==> v7: inputs <==
==> flow/design.v <==
localparam[3:0] ALUOP_AND = 4'b0000;
localparam[3:0] ALUOP_OR = 4'b0001;
localparam[3:0] ALUOP_ADD = 4'b0010;
localparam[3:0] ALUOP_SUB = 4'b0011;
localparam[3:0] ALUOP_LT = 4'b0111;
localparam[3:0] ALUOP_XOR = 4'b1101;
`timescale 1 ns / 1 ps 
module alu(op1, op2, alu_op, result);
    input [31:0] op1, op2;
    input [3:0] alu_op;
    output [31:0] result;
localparam[3:0] ALUOP_AND = 4'b0000;
localparam[3:0] ALUOP_OR = 4'b0001;
localparam[3:0] ALUOP_ADD = 4'b0010;
localparam[3:0] ALUOP_SUB = 4'b0011;
localparam[3:0] ALUOP_LT = 4'b0111;
localparam[3:0] ALUOP_XOR = 4'b1101;
    logic [31:0] math;
    always_comb begin
        math = op1 + op2;
        case (alu_op)
            ALUOP_AND: 
                math = op1 & op2;
            ALUOP_OR: 
                math = op1 | op2;
            ALUOP_SUB: 
                math = op1 - op2;
            ALUOP_LT: 
                math = $signed(op1) < $signed(op2);
            ALUOP_XOR: 
                math = op1 ^ op2;
            default: 
                math = op1 + op2;
        endcase
    end
    assign result = math;
endmodule
`timescale 1 ns / 1 ps 
module regfile(clk, regAddrA, regAddrB, regAddrWrite, regWriteData, regWrite, regReadDataA, regReadDataB);
    input clk, regWrite;
    input [4:0] regAddrA, regAddrB, regAddrWrite;
    input [31:0] regWriteData;
    output logic [31:0] regReadDataA, regReadDataB;
    localparam regZero = 5'b00000;
    logic [31:0] register[31:0];
    always_ff@(posedge clk) begin
        regReadDataA <= (regAddrA == regZero) ? 32'h0 : register[regAddrA];
        regReadDataB <= (regAddrB == regZero) ? 32'h0 : register[regAddrB];
        if(regWrite && !(regAddrWrite == regZero)) begin
            register[regAddrWrite] <= regWriteData;
            if (regAddrA == regAddrWrite)
                regReadDataA <= regWriteData;
            if (regAddrB == regAddrWrite)
                regReadDataB <= regWriteData;
        end
    end
endmodule
`timescale 1 ns / 1 ps 
module riscv_forwarding_pipeline #(parameter INITIAL_PC = 32'h00400000)
(clk, rst, instruction, dReadData, PC, iMemRead, dAddress, dWriteData, MemRead, MemWrite);
    input wire logic clk, rst;
    input wire logic [31:0] instruction, dReadData;
    output logic iMemRead, MemRead, MemWrite;
    output logic [31:0] PC, dAddress, dWriteData;
localparam[3:0] ALUOP_AND = 4'b0000;
localparam[3:0] ALUOP_OR = 4'b0001;
localparam[3:0] ALUOP_ADD = 4'b0010;
localparam[3:0] ALUOP_SUB = 4'b0011;
localparam[3:0] ALUOP_LT = 4'b0111;
localparam[3:0] ALUOP_XOR = 4'b1101;
    localparam [31:0] PC_INIT = 32'h00400000;
    localparam [19:0] IMM_ONES = 20'hfffff;
    localparam [19:0] IMM_ZEROS = 20'h00000;
    localparam ZERO_HI = 1'b1;
    localparam ZERO_LOW = 1'b0;
    localparam LOAD_PC_HIGH = 1'b1;
    localparam [6:0] BRANCH_OPCODE = 7'b1100011;
    localparam [6:0] R_TYPE_OPCODE = 7'b0110011;
    localparam [6:0] LOAD_OPCODE = 7'b0000011;
    localparam [6:0] IMM_OPCODE = 7'b0010011;
    localparam [6:0] STORE_OPCODE = 7'b0100011;
    localparam[3:0] FUNC3_AND = 3'b111;
    localparam[3:0] FUNC3_OR = 3'b110;
    localparam[3:0] FUNC3_ADD = 3'b000;
    localparam[3:0] FUNC3_LT = 3'b010;
    localparam[3:0] FUNC3_XOR = 3'b100;
    localparam[6:0] FUNC7_SUB = 7'b0100000;
    localparam[6:0] FUNC7_ADD = 7'b0000000;
    localparam[31:0] NOP_INSTRUCTION = 32'h00000013;
    localparam [4:0] REG_ZERO = 5'b00000;
    logic [31:0] if_PC;
    logic [31:0] id_PC;
    logic [6:0] id_opCode, id_func7;
    logic [2:0] id_func3;
    logic [31:0] id_s_imm_data, id_i_imm_data, id_imm_data, id_branch_offset;
    logic [3:0] id_ALUCtrl;
    logic id_s_type, id_branch, id_ALUSrc, id_MemWrite, id_MemRead, id_RegWrite, id_MemtoReg;
    logic [4:0] id_regWriteAddr, id_rs1, id_rs2;
    logic [31:0] ex_PC, ex_imm_data, ex_op2, ex_op1, ex_op2_forwarding, ex_result;
    logic [3:0] ex_ALUCtrl;
    logic [31:0] ex_regReadDataA, ex_regReadDataB, ex_branch_target, ex_branch_offset;
    logic ex_Zero, ex_branch, ex_ALUSrc, ex_MemWrite, ex_MemRead, ex_RegWrite, ex_MemtoReg;
    logic [4:0] ex_regWriteAddr, ex_rs1, ex_rs2;
    logic [31:0] mem_PC, mem_result;
    logic mem_PCSrc, mem_MemWrite, mem_MemRead;
    logic [31:0] mem_branch_target, mem_regReadDataB, mem_dWriteData, mem_dAddress, mem_op2_forwarding;
    logic mem_Zero, mem_branch, mem_RegWrite, mem_MemtoReg;    
    logic [4:0] mem_regWriteAddr;
    logic [31:0] wb_PC;
    logic wb_MemtoReg, wb_RegWrite, wb_Zero, wb_branch;
    logic [31:0] wb_regWriteData, wb_result;
    logic [4:0] wb_regWriteAddr;
    logic load_use_hazard, branch_mem_taken, branch_wb_taken;
    always_ff@(posedge clk) begin
        if (rst)
            if_PC <= INITIAL_PC;
        else if (load_use_hazard)
            if_PC <= if_PC;
        else if (mem_PCSrc)
            if_PC <= mem_branch_target; 
        else
            if_PC <= if_PC + 4;  
    end
    always_ff@(posedge clk) begin
        if(rst)
            id_PC <= PC_INIT;
        else if (load_use_hazard)
            id_PC <= id_PC;
        else
            id_PC <= if_PC;
    end 
    assign iMemRead = !load_use_hazard;
    assign id_opCode = instruction[6:0];
    assign id_func3 = instruction[14:12];
    assign id_func7 = instruction[31:25];    
    assign id_rs1 = instruction[19:15];
    assign id_rs2 = instruction[24:20];
    assign id_MemRead = (id_opCode == LOAD_OPCODE);
    assign id_MemWrite = (id_opCode == STORE_OPCODE);
    assign id_branch = (id_opCode == BRANCH_OPCODE);
    assign id_MemtoReg = (id_opCode == LOAD_OPCODE);
    assign id_RegWrite = ((id_opCode == R_TYPE_OPCODE) || (id_opCode == LOAD_OPCODE) || (id_opCode == IMM_OPCODE));
    assign id_ALUSrc = ((id_opCode == R_TYPE_OPCODE) || (id_opCode == BRANCH_OPCODE))?1'b0:1'b1;
    always_comb begin
        case (id_func3)
                FUNC3_AND: begin
                    id_ALUCtrl = ALUOP_AND;
            end FUNC3_OR: begin
                    id_ALUCtrl = ALUOP_OR;
            end FUNC3_ADD: begin 
                    if ((id_func7 == FUNC7_SUB) && (id_opCode == R_TYPE_OPCODE))
                        id_ALUCtrl = ALUOP_SUB;
                    else 
                        id_ALUCtrl = ALUOP_ADD;
            end FUNC3_LT: begin
                    id_ALUCtrl = ALUOP_LT;
            end FUNC3_XOR: begin
                    id_ALUCtrl = ALUOP_XOR;
            end default: begin
                    id_ALUCtrl = ALUOP_ADD;
            end
        endcase
        if (id_opCode == BRANCH_OPCODE)
          id_ALUCtrl = ALUOP_SUB;
        if ((id_opCode == LOAD_OPCODE) || (id_opCode == STORE_OPCODE))
          id_ALUCtrl = ALUOP_ADD;    
        id_regWriteAddr = instruction[11:7];   
    end
    assign id_i_imm_data[11:0] = instruction[31:20];
    assign id_i_imm_data[31:12] = id_i_imm_data[11]?IMM_ONES:IMM_ZEROS;
    assign id_s_imm_data[4:0] = instruction[11:7];
    assign id_s_imm_data[11:5] = instruction[31:25];
    assign id_s_imm_data[31:12] = id_s_imm_data[11]?IMM_ONES:IMM_ZEROS;
    assign id_s_type = (instruction[7:0] == STORE_OPCODE)?1'b1:1'b0;
    assign id_imm_data = id_s_type?id_s_imm_data:id_i_imm_data;
    assign id_branch_offset[0] = ZERO_LOW;
    assign id_branch_offset[4:1] = instruction[11:8];
    assign id_branch_offset[10:5] = instruction[30:25];
    assign id_branch_offset[11] = instruction[7]; 
    assign id_branch_offset[12] = instruction[31];
    assign id_branch_offset[31:13] = id_branch_offset[12]?19'b1111111111111111111:19'b0000000000000000000;
    regfile my_regfile(.clk(clk), .regAddrA(instruction[19:15]), .regAddrB(instruction[24:20]), .regAddrWrite(wb_regWriteAddr),
                        .regWriteData(wb_regWriteData), .regWrite(wb_RegWrite), .regReadDataA(ex_regReadDataA), .regReadDataB(ex_regReadDataB));
    always_ff@(posedge clk) begin
        if (rst || load_use_hazard || branch_mem_taken || branch_wb_taken) begin 
            ex_PC <= PC_INIT; 
            ex_ALUSrc <= 1'b0;
            ex_RegWrite <= 0;
            ex_MemtoReg <= 0;
            ex_ALUCtrl <= ALUOP_ADD;
            ex_MemRead <= 0;
            ex_MemWrite <= 0;
            ex_branch <= 0;
            ex_branch_offset <= 0;
            ex_regWriteAddr <= 0;
            ex_imm_data <= 0;
            ex_rs1 <= 0;
            ex_rs2 <= 0;
        end
        else begin
            ex_PC <= id_PC;
            ex_ALUCtrl <= id_ALUCtrl;
            ex_imm_data <= id_imm_data;
            ex_ALUSrc <= id_ALUSrc;
            ex_MemWrite <= id_MemWrite;
            ex_MemRead <= id_MemRead;
            ex_RegWrite <= id_RegWrite;
            ex_MemtoReg <= id_MemtoReg;
            ex_regWriteAddr <= id_regWriteAddr;
            ex_branch_offset <= id_branch_offset;
            ex_branch <= id_branch;
            ex_rs1 <= id_rs1;
            ex_rs2 <= id_rs2;
        end
    end
    always_comb begin
        ex_op1 = ex_regReadDataA;
        ex_op2_forwarding = ex_regReadDataB;
        ex_op2 = ex_op2_forwarding;
        if(!(ex_rs1 == REG_ZERO)) begin
            if ((mem_regWriteAddr == ex_rs1) && mem_RegWrite)
                ex_op1 = mem_result;
            else if ((wb_regWriteAddr == ex_rs1) && wb_RegWrite)
                ex_op1 = wb_regWriteData;   
        end
        if(!(ex_rs2 == REG_ZERO)) begin
            if ((mem_regWriteAddr == ex_rs2) && mem_RegWrite)
                ex_op2_forwarding = mem_result;
            else if ((wb_regWriteAddr == ex_rs2) && wb_RegWrite)
                ex_op2_forwarding = wb_regWriteData;  
        end
        if(ex_ALUSrc)
            ex_op2 = ex_imm_data;
        else 
            ex_op2 = ex_op2_forwarding;
    end
    alu my_alu(.op1(ex_op1), .op2(ex_op2), .alu_op(ex_ALUCtrl), .result(ex_result));
    assign ex_Zero = ex_result?1'b0:1'b1;
    assign ex_branch_target = ex_PC + $signed(ex_branch_offset);
    always_ff@(posedge clk) begin
        if (rst || branch_mem_taken || branch_wb_taken) begin
            mem_PC <= PC_INIT;
            mem_result <= 0;
            mem_Zero <= 0;
            mem_branch <= 0;
            mem_branch_target <= 0;
            mem_MemWrite <= 0;
            mem_MemRead <= 0;
            mem_MemtoReg <= 0;
            mem_RegWrite <= 0;
            mem_regWriteAddr <= 0;
            mem_regReadDataB <= 0;
        end
        else begin 
            mem_PC <= ex_PC;
            mem_result <= ex_result;
            mem_Zero <= ex_Zero;
            mem_branch <= ex_branch;
            mem_branch_target <= ex_branch_target;
            mem_MemWrite <= ex_MemWrite;
            mem_MemRead <= ex_MemRead;
            mem_MemtoReg <= ex_MemtoReg;
            mem_RegWrite <= ex_RegWrite;
            mem_regWriteAddr <= ex_regWriteAddr;
            mem_regReadDataB <= ex_regReadDataB;
            mem_op2_forwarding <= ex_op2_forwarding;
        end
    end
    assign mem_PCSrc = (mem_Zero && mem_branch);
    assign branch_mem_taken = (mem_Zero && mem_branch);
    assign mem_dWriteData = mem_op2_forwarding;
    assign mem_dAddress = mem_result;
    assign MemRead = mem_MemRead;
    assign MemWrite = mem_MemWrite;
    always_ff@(posedge clk) begin
        if(rst || branch_wb_taken) begin
            wb_PC <= PC_INIT;
            wb_result <= 0;
            wb_MemtoReg <= 0;
            wb_RegWrite <= 0;
            wb_regWriteAddr <= 0;
            wb_Zero <= 0;
            wb_branch <= 0;
        end
        else begin
            wb_PC <= mem_PC;
            wb_result <= mem_result;
            wb_MemtoReg <= mem_MemtoReg;
            wb_RegWrite <= mem_RegWrite;
            wb_regWriteAddr <= mem_regWriteAddr;
            wb_Zero <= mem_Zero;
            wb_branch <= mem_branch;
        end
    end
    assign wb_regWriteData = wb_MemtoReg?dReadData:wb_result;
    assign branch_wb_taken = (wb_Zero && wb_branch);
    assign PC = if_PC;  
    assign dWriteData = mem_dWriteData;  
    assign dAddress = mem_dAddress;
    assign load_use_hazard = (ex_MemRead && ((ex_regWriteAddr == id_rs1) || (ex_regWriteAddr == id_rs2)) && !(mem_Zero && mem_branch));
endmodule
==> flow/run.sh <==
#!/bin/bash
# the make line also repeats each setting of config.mk as NAME=value (left out here)
make -C /OpenROAD-flow-scripts/flow DESIGN_CONFIG=/design/flow/config.mk WORK_HOME=/design/flow/orfs CLKGATE_MAP_FILE= finish
==> flow/config.mk <==
export PLATFORM = sky130hd
export DESIGN_NAME = riscv_forwarding_pipeline
export DESIGN_NICKNAME = riscv_forwarding_pipeline
export VERILOG_FILES = /design/flow/design.v
export SDC_FILE = /design/flow/constraint.sdc
export NUM_CORES = 4
export LEC_CHECK = 0
export CAP_MARGIN = 25
export CELL_PAD_IN_SITES_GLOBAL_PLACEMENT = 1
export CORE_MARGIN = 3
export CORE_UTILIZATION = 40
export PLACE_DENSITY = 0.88
export SLEW_MARGIN = 20
==> flow/constraint.sdc <==
create_clock -name core_clock -period 6.84 [get_ports {clk}]
set_input_delay 1.3680 -clock core_clock [delete_from_list [all_inputs] [get_ports {clk}]]
set_output_delay 1.3680 -clock core_clock [all_outputs]
set_load 0.01 [all_outputs]
==> v32 (differences from v7) <==
Settings changed: CAP_MARGIN 25 to 15, CELL_PAD_IN_SITES_GLOBAL_PLACEMENT 1 to unset, CORE_MARGIN 3 to 2, CORE_UTILIZATION 40 to 70, CTS_CLUSTER_DIAMETER set to 57, CTS_CLUSTER_SIZE set to 39, HOLD_SLACK_MARGIN set to 0.3, MAX_ROUTING_LAYER set to met4, PLACE_DENSITY 0.88 to 0.65, SETUP_SLACK_MARGIN set to 0.97, TNS_END_PERCENT set to 20.
==> flow/constraint.sdc (replaced) <==
create_clock -name core_clock -period 3.44 [get_ports {clk}]
set_input_delay 0.6880 -clock core_clock [delete_from_list [all_inputs] [get_ports {clk}]]
set_output_delay 0.6880 -clock core_clock [all_outputs]
set_load 0.01 [all_outputs]
==> summary of the runs <==
Synthesized area is the same in v7 and v32.
v7 produced a clean layout. v32 did not get past global routing (5_1_grt) with GRT-0228.
Synthesized cell count is the same in v7 and v32.
Against v32, the die area of v7 is larger by about 80%.

---

==> inputs of run a <==
RTL: the design.v shown in full above, as it stands there.
Settings: LEC_CHECK=0, CAP_MARGIN=20, CORE_MARGIN=2, CORE_UTILIZATION=72, CTS_CLUSTER_SIZE=35, HOLD_SLACK_MARGIN=-0.1, MAX_ROUTING_LAYER=met4, PLACE_DENSITY=0.7, SETUP_SLACK_MARGIN=1.19, SLEW_MARGIN=20; clock period 4.54 ns.
run.sh (not shown) runs the stock make flow with config.mk's settings and CLKGATE_MAP_FILE=.
==> run b: changes against run a <==
--- a/flow/config.mk
+++ b/flow/config.mk
@@ -8,9 +8,8 @@
 export CAP_MARGIN = 20
+export CORE_ASPECT_RATIO = 0.97
 export CORE_MARGIN = 2
-export CORE_UTILIZATION = 72
-export CTS_CLUSTER_SIZE = 35
-export HOLD_SLACK_MARGIN = -0.1
+export CORE_UTILIZATION = 44
+export CTS_CLUSTER_DIAMETER = 270
 export MAX_ROUTING_LAYER = met4
-export PLACE_DENSITY = 0.7
-export SETUP_SLACK_MARGIN = 1.19
-export SLEW_MARGIN = 20
+export MIN_ROUTING_LAYER = met1
+export SLEW_MARGIN = 0
==> flow/constraint.sdc (replaced) <==
create_clock -name core_clock -period 3.85 [get_ports {clk}]
set_input_delay 0.7700 -clock core_clock [delete_from_list [all_inputs] [get_ports {clk}]]
set_output_delay 0.7700 -clock core_clock [all_outputs]
set_load 0.01 [all_outputs]
==> run c: changes against run a <==
--- a/flow/config.mk
+++ b/flow/config.mk
@@ -10,7 +10,2 @@
 export CORE_UTILIZATION = 72
-export CTS_CLUSTER_SIZE = 35
-export HOLD_SLACK_MARGIN = -0.1
-export MAX_ROUTING_LAYER = met4
-export PLACE_DENSITY = 0.7
-export SETUP_SLACK_MARGIN = 1.19
 export SLEW_MARGIN = 20
==> flow/constraint.sdc (replaced) <==
create_clock -name core_clock -period 6.2 [get_ports {clk}]
set_input_delay 1.2400 -clock core_clock [delete_from_list [all_inputs] [get_ports {clk}]]
set_output_delay 1.2400 -clock core_clock [all_outputs]
set_load 0.01 [all_outputs]
==> notes <==
- Run a completed, yet does not pass: setup timing. Run c produced a clean layout. Run b completed and failed the layout checks on setup timing.
- In die size, run a and run c do not differ.
- Synthesized cell count is the same in run b and run c.
- Sequential power, lowest first: run c, run a, run b.
- Between run c and run a, the lower non-clock buffer count is in run c (gap 482).
- The highest sequential share of layout area belongs to run c, the lowest to run b.
- Critical path depth: run a > run b > run c.
- In flip-flop count, run a and run b do not differ.
- The highest hold slack belongs to run a, the lowest to run b.
==> figures <==
Outcome: run b finished with violations; run c complete, no violations; run a finished with violations
Layout check failures: run b setup timing; run c -; run a setup timing
Required time worst endpoint: run b 4.58 ns; run c 6.85 ns; run a 5.17 ns
Number of global-route vias before repair: run b 49518; run c 50169; run a 55749
Max Fclk: run b 201.7 MHz; run c 170.8 MHz; run a 198.8 MHz
Total number of vias: run b 50562; run c 51159; run a 55926
Met1 layer usage reported by global route: run b 0.4017; run c 0.5912; run a 0.6131
Post-CTS resize count: run b 207; run c 0; run a 165
Horizontal die size: run b 401.7 um; run c 310.2 um; run a 310.2 um
Clock group power: run b 14.3 mW; run c 8.21 mW; run a 11.5 mW
Static leakage: run b 30.95 nW; run c 27.32 nW; run a 29.94 nW
Clock network fraction of design power: run b 0.370; run c 0.372; run a 0.358
Top layer reached by signal wires: run b met4; run c met5; run a met4
Number of OpenROAD warnings: run b 94; run c 99; run a 101
Number of well taps: run b 2002; run c 1254; run a 1254
Hold Worst Slack: run b 0.4261 ns; run c 0.4429 ns; run a 0.4453 ns
Ratio of layout area to synthesized area: run b 1.2429x; run c 1.1219x; run a 1.2002x
Comb pwr share: run b 0.197; run c 0.155; run a 0.198
Power is estimated from default activity; no workload was simulated.
